== run A ==
==> flow/design.v <==
module neuron_intra_Nbits #(
    parameter N = 16,
    parameter N_INPUTS = 16,
    parameter LOG_N_INPUTS = 4  
) (
    input  wire                         clk,
    input  wire                         rst,
    input  wire                         en,
    input  wire signed [N*N_INPUTS-1:0] W,     
    input  wire signed [N*N_INPUTS-1:0] X_N,   
    output reg signed [         N-1:0] Out
);
  wire signed [2*N*N_INPUTS-1:0] prod;
  wire signed [         N-1:0] act_out;
  genvar i;
  generate
    for (i = 0; i < N_INPUTS; i = i + 1) begin : mults
      wire signed [N-1:0] Wi;
      wire signed [N-1:0] Xi;
      assign Wi = W[i*N+:N];
      assign Xi = X_N[i*N+:N];
      assign prod[i*2*N+:2*N] = Wi * Xi;
    end
  endgenerate
  genvar j, k;
  generate
    for (j = 0; j < LOG_N_INPUTS; j = j + 1) begin : ADDER_TREE
      wire signed [2*N*(N_INPUTS >> (j+1))-1:0] sum_stage;
      if(j == 0) begin
        for (k = 0; k < (N_INPUTS >> (j+1)); k = k + 1) begin : STAGE0
          assign sum_stage[2*k*N+:2*N] = prod[2*k*2*N+:2*N] + prod[(2*k+1)*2*N+:2*N];
        end
      end else begin
        for (k = 0; k < (N_INPUTS >> (j+1)); k = k + 1) begin : STAGEJ
          assign sum_stage[2*k*N+:2*N] = ADDER_TREE[j-1].sum_stage[2*k*2*N+:2*N] + ADDER_TREE[j-1].sum_stage[(2*k+1)*2*N+:2*N];
        end
      end
    end
    wire signed [2*N-1:0] sum_all;
    assign sum_all = ADDER_TREE[LOG_N_INPUTS-1].sum_stage;
  endgenerate
  reg signed [2*N-1:0] acc;
  always @(posedge clk or posedge rst) begin
    if (rst) begin
		acc <= 0;
		Out <= 0;
	 end
    else if (en) begin
		acc <= sum_all;
		Out <= act_out;
	 end
  end
  localparam signed [N-1:0] MAX_VAL = {1'b0, {(N-1){1'b1}}};  
  assign act_out = (acc < 0) ? 0 : (acc > MAX_VAL) ? MAX_VAL : acc;
endmodule
Settings: LEC_CHECK=0, CAP_MARGIN=20, CELL_PAD_IN_SITES_GLOBAL_PLACEMENT=2, CORE_MARGIN=2, CORE_UTILIZATION=40, MIN_ROUTING_LAYER=met2, PLACE_DENSITY_LB_ADDON=0.13, SETUP_SLACK_MARGIN=-1.25, SLEW_MARGIN=40; clock period 13.5 ns.
run.sh (not shown) runs the stock make flow with config.mk's settings and CLKGATE_MAP_FILE=.
Finished, but not clean: run A, with negative setup slack.
Setup changes, run A to run B
# run A
export LEC_CHECK = 0
export CAP_MARGIN = 20
export CELL_PAD_IN_SITES_GLOBAL_PLACEMENT = 2
export CORE_MARGIN = 2
export CORE_UTILIZATION = 40
export MIN_ROUTING_LAYER = met2
export PLACE_DENSITY_LB_ADDON = 0.13
export SETUP_SLACK_MARGIN = -1.25
export SLEW_MARGIN = 40
create_clock -name core_clock -period 13.5 [get_ports {clk}]
# run B
export LEC_CHECK = 0
export CAP_MARGIN = 10
export CORE_ASPECT_RATIO = 1.67
export CORE_MARGIN = 10
export CORE_UTILIZATION = 28
export CTS_CLUSTER_DIAMETER = 264
export CTS_CLUSTER_SIZE = 71
export GPL_ROUTABILITY_DRIVEN = 0
export HOLD_SLACK_MARGIN = -0.1
export MAX_ROUTING_LAYER = met4
export PLACE_DENSITY_LB_ADDON = 0.07
export SLEW_MARGIN = 35
create_clock -name core_clock -period 13.5 [get_ports {clk}]
Notes after the runs:
Per the final summary, run B finished and its layout is clean on timing, DRC and antenna. Compared with run A, run B shows a die boundary width that is 4.9% lower. Sort run B and run A by first-iteration DRC count, descending, and run A comes first. Relative to run A, layout overhead on the synthesized area increased by 5.4 points in run B. In run B, the longest individual stage delay on the worst path came out 0.03 ns below the value in run A. Run B ends up with a routed wire length that is about 14% higher than in run A. Changes observed in run B relative to run A: post-placement cell count rose 2,615; cell count rose about 11%; worst setup slack rose 0.50 ns; critical path depth rose about 12%; non-clock buffer count rose 317.
diff inputs: run B => run C
# run B
export LEC_CHECK = 0
export CAP_MARGIN = 10
export CORE_ASPECT_RATIO = 1.67
export CORE_MARGIN = 10
export CORE_UTILIZATION = 28
export CTS_CLUSTER_DIAMETER = 264
export CTS_CLUSTER_SIZE = 71
export GPL_ROUTABILITY_DRIVEN = 0
export HOLD_SLACK_MARGIN = -0.1
export MAX_ROUTING_LAYER = met4
export PLACE_DENSITY_LB_ADDON = 0.07
export SLEW_MARGIN = 35
create_clock -name core_clock -period 13.5 [get_ports {clk}]
# run C
export LEC_CHECK = 0
export CAP_MARGIN = 10
export CORE_MARGIN = 10
export CORE_UTILIZATION = 22
export CTS_CLUSTER_DIAMETER = 332
export CTS_CLUSTER_SIZE = 71
export GPL_ROUTABILITY_DRIVEN = 0
export MAX_ROUTING_LAYER = met4
export SETUP_SLACK_MARGIN = 3.17
export SLEW_MARGIN = 35
create_clock -name core_clock -period 13.5 [get_ports {clk}]
Notes after the runs:
- Of run C and run B, the run reporting the higher final critical-path required period was run B.
- Compared with run B, run C has extra setup slack.
- Between run C and run B, the difference in worst hold slack is negligible.
- Total cell area at the placement stage delta for run C relative to run B: about 3.5% lower
- In run C, the met2 wire length came out about 33% below the value in run B.
- Per the comparison of run C with run B, via count +1.8%; combined buffer and inverter count along the critical path lower.
> inputs changed (run C -> run D)
# run C
export LEC_CHECK = 0
export CAP_MARGIN = 10
export CORE_MARGIN = 10
export CORE_UTILIZATION = 22
export CTS_CLUSTER_DIAMETER = 332
export CTS_CLUSTER_SIZE = 71
export GPL_ROUTABILITY_DRIVEN = 0
export MAX_ROUTING_LAYER = met4
export SETUP_SLACK_MARGIN = 3.17
export SLEW_MARGIN = 35
create_clock -name core_clock -period 13.5 [get_ports {clk}]
# run D
export LEC_CHECK = 0
export CAP_MARGIN = 30
export CELL_PAD_IN_SITES_GLOBAL_PLACEMENT = 3
export CORE_ASPECT_RATIO = 1.16
export CORE_MARGIN = 2
export CORE_UTILIZATION = 36
export CTS_CLUSTER_DIAMETER = 95
export CTS_CLUSTER_SIZE = 12
export PLACE_DENSITY_LB_ADDON = 0.11
export SETUP_SLACK_MARGIN = -0.96
export SLEW_MARGIN = 10
export TNS_END_PERCENT = 15
create_clock -name core_clock -period 13.5 [get_ports {clk}]
[summary]
In run D the implementation ran to completion but is not tape-out ready, as the final checks report negative setup slack.
Comparing run C and run D, slew at the pin closest to its max-slew limit is higher on run D.
From run C to run D the numbers moved as follows: via count moved down; final count of negative-setup-slack endpoints increased by 2 relative to the old numbers; total number of placement rows down 49; die size moved down; final standard cell utilization of the core moved up.
Run C -> run D: cell count listed in synth_stat.txt delta 0, exact match
Run D against run C: final worst hold slack moved up, first-pass GRT wire length saw an increase.
diff inputs: run D => run E
# run D
export LEC_CHECK = 0
export CAP_MARGIN = 30
export CELL_PAD_IN_SITES_GLOBAL_PLACEMENT = 3
export CORE_ASPECT_RATIO = 1.16
export CORE_MARGIN = 2
export CORE_UTILIZATION = 36
export CTS_CLUSTER_DIAMETER = 95
export CTS_CLUSTER_SIZE = 12
export PLACE_DENSITY_LB_ADDON = 0.11
export SETUP_SLACK_MARGIN = -0.96
export SLEW_MARGIN = 10
export TNS_END_PERCENT = 15
create_clock -name core_clock -period 13.5 [get_ports {clk}]
# run E
export LEC_CHECK = 0
export CAP_MARGIN = 35
export CORE_ASPECT_RATIO = 1.16
export CORE_MARGIN = 2
export CORE_UTILIZATION = 45
export CTS_CLUSTER_DIAMETER = 95
export CTS_CLUSTER_SIZE = 12
export PLACE_DENSITY = 0.86
export SETUP_SLACK_MARGIN = -0.96
export SLEW_MARGIN = 10
export TNS_END_PERCENT = 15
create_clock -name core_clock -period 13.5 [get_ports {clk}]
### Flow results
- Although it ran to completion, run E produced a layout that fails the final checks because of negative setup slack.
- Via count of the first global-routing pass for run E: 4,965 up relative to run D
- The run showing the smaller fraction of standard cell area in multi-input logic is run D.
- Delta (run E minus run D): latest clock arrival within the worst-skew pair now smaller.
- Taking run D as the reference point, the detail-routed net length per standard cell of run E falls by 10%.
[inputs] run F vs run E
# run E
export LEC_CHECK = 0
export CAP_MARGIN = 35
export CORE_ASPECT_RATIO = 1.16
export CORE_MARGIN = 2
export CORE_UTILIZATION = 45
export CTS_CLUSTER_DIAMETER = 95
export CTS_CLUSTER_SIZE = 12
export PLACE_DENSITY = 0.86
export SETUP_SLACK_MARGIN = -0.96
export SLEW_MARGIN = 10
export TNS_END_PERCENT = 15
create_clock -name core_clock -period 13.5 [get_ports {clk}]
# run F
export LEC_CHECK = 0
export ABC_AREA = 0
export CAP_MARGIN = 20
export CELL_PAD_IN_SITES_DETAIL_PLACEMENT = 2
export CELL_PAD_IN_SITES_GLOBAL_PLACEMENT = 2
export CORE_ASPECT_RATIO = 1.51
export CORE_MARGIN = 2
export CORE_UTILIZATION = 40
export CTS_CLUSTER_DIAMETER = 209
export MIN_ROUTING_LAYER = met2
export PLACE_DENSITY_LB_ADDON = 0.04
export SETUP_SLACK_MARGIN = -0.51
export SLEW_MARGIN = 40
export TNS_END_PERCENT = 40
create_clock -name core_clock -period 13.5 [get_ports {clk}]
Findings:
Relative to run E, run F degrades final period demand of the worst path.
Diff run E -> run F: combined area of all synthesized cells has remained practically unchanged; detailed placer's ending HPWL has increased; area taken by multi-input logic gates has remained practically unchanged.
The final report for run F shows a completed flow and a layout that fails verification, specifically antenna violations, negative setup slack.
Diff run E -> run F: area of all placed cells without fillers went up by 5.6%; post-detailed-routing wire length shows an increase of 230,000 um; inserted tap cell count went up by 670; die area saw an increase.
Diff run E -> run F: placeable core region has increased; required time reported for the critical path endpoint rose by 0.04 ns; share of the clock period used by the worst path rose 1.6 points.

---

job 1183:
RTL: the design.v shown in full above, as it stands there.
make LEC_CHECK=0 CAP_MARGIN=20 CELL_PAD_IN_SITES_DETAIL_PLACEMENT=0 CELL_PAD_IN_SITES_GLOBAL_PLACEMENT=1 CORE_MARGIN=2 CORE_UTILIZATION=32 CTS_CLUSTER_DIAMETER=352 CTS_CLUSTER_SIZE=100 GPL_ROUTABILITY_DRIVEN=1 MAX_ROUTING_LAYER=met5 SLEW_MARGIN=20 TNS_END_PERCENT=5 finish   # period 22.5 ns
> inputs changed (job 1183 -> job 4991)
- CTS_CLUSTER_SIZE: 100 -> unset
- CORE_UTILIZATION: 32 -> 41
- CTS_CLUSTER_DIAMETER: 352 -> unset
Results
Job 4991 — minimum clock period 0.11 ns higher, job 1183 as reference. Changes observed in job 4991 relative to job 1183: setup slack lower; clock skew has increased; fmax dropped about 0.7%; final routed wirelength across all metal layers fell by 1.2%. Job 4991 against job 1183: wire length of the first global-routing pass -1.1%; die size -about 22%; total cell area at the placement stage -1.0%.
The inputs of job 2207 differ from those of job 4991 as listed below.
- CORE_UTILIZATION: 41 -> 64
- ABC_AREA: unset -> 1
- TNS_END_PERCENT: 5 -> unset
- SETUP_SLACK_MARGIN: unset -> 0.41
- the clock period (ns, I/O delays scaled along): 22.5 -> 10.7
- [job 2207] flow finished | final checks: failed | reasons: setup timing
- Hold slack: job 2207 vs job 4991 down 0.013 ns
- Job 2207 gives more routed wire length than job 4991 did.
- Per the comparison of job 2207 with job 4991, number of cell instances after yosys synthesis went up; wire length of the first global-routing pass went up; multi-input combinational cell count went up.
- For job 4991, the termination of the worst setup path was acc[31], unlike job 2207, where it was acc[30].
- Of job 4991 and job 2207, job 2207 shows the lower basic-gate share of the synthesized area counting and, or, nand and nor cells, with job 4991 above it.
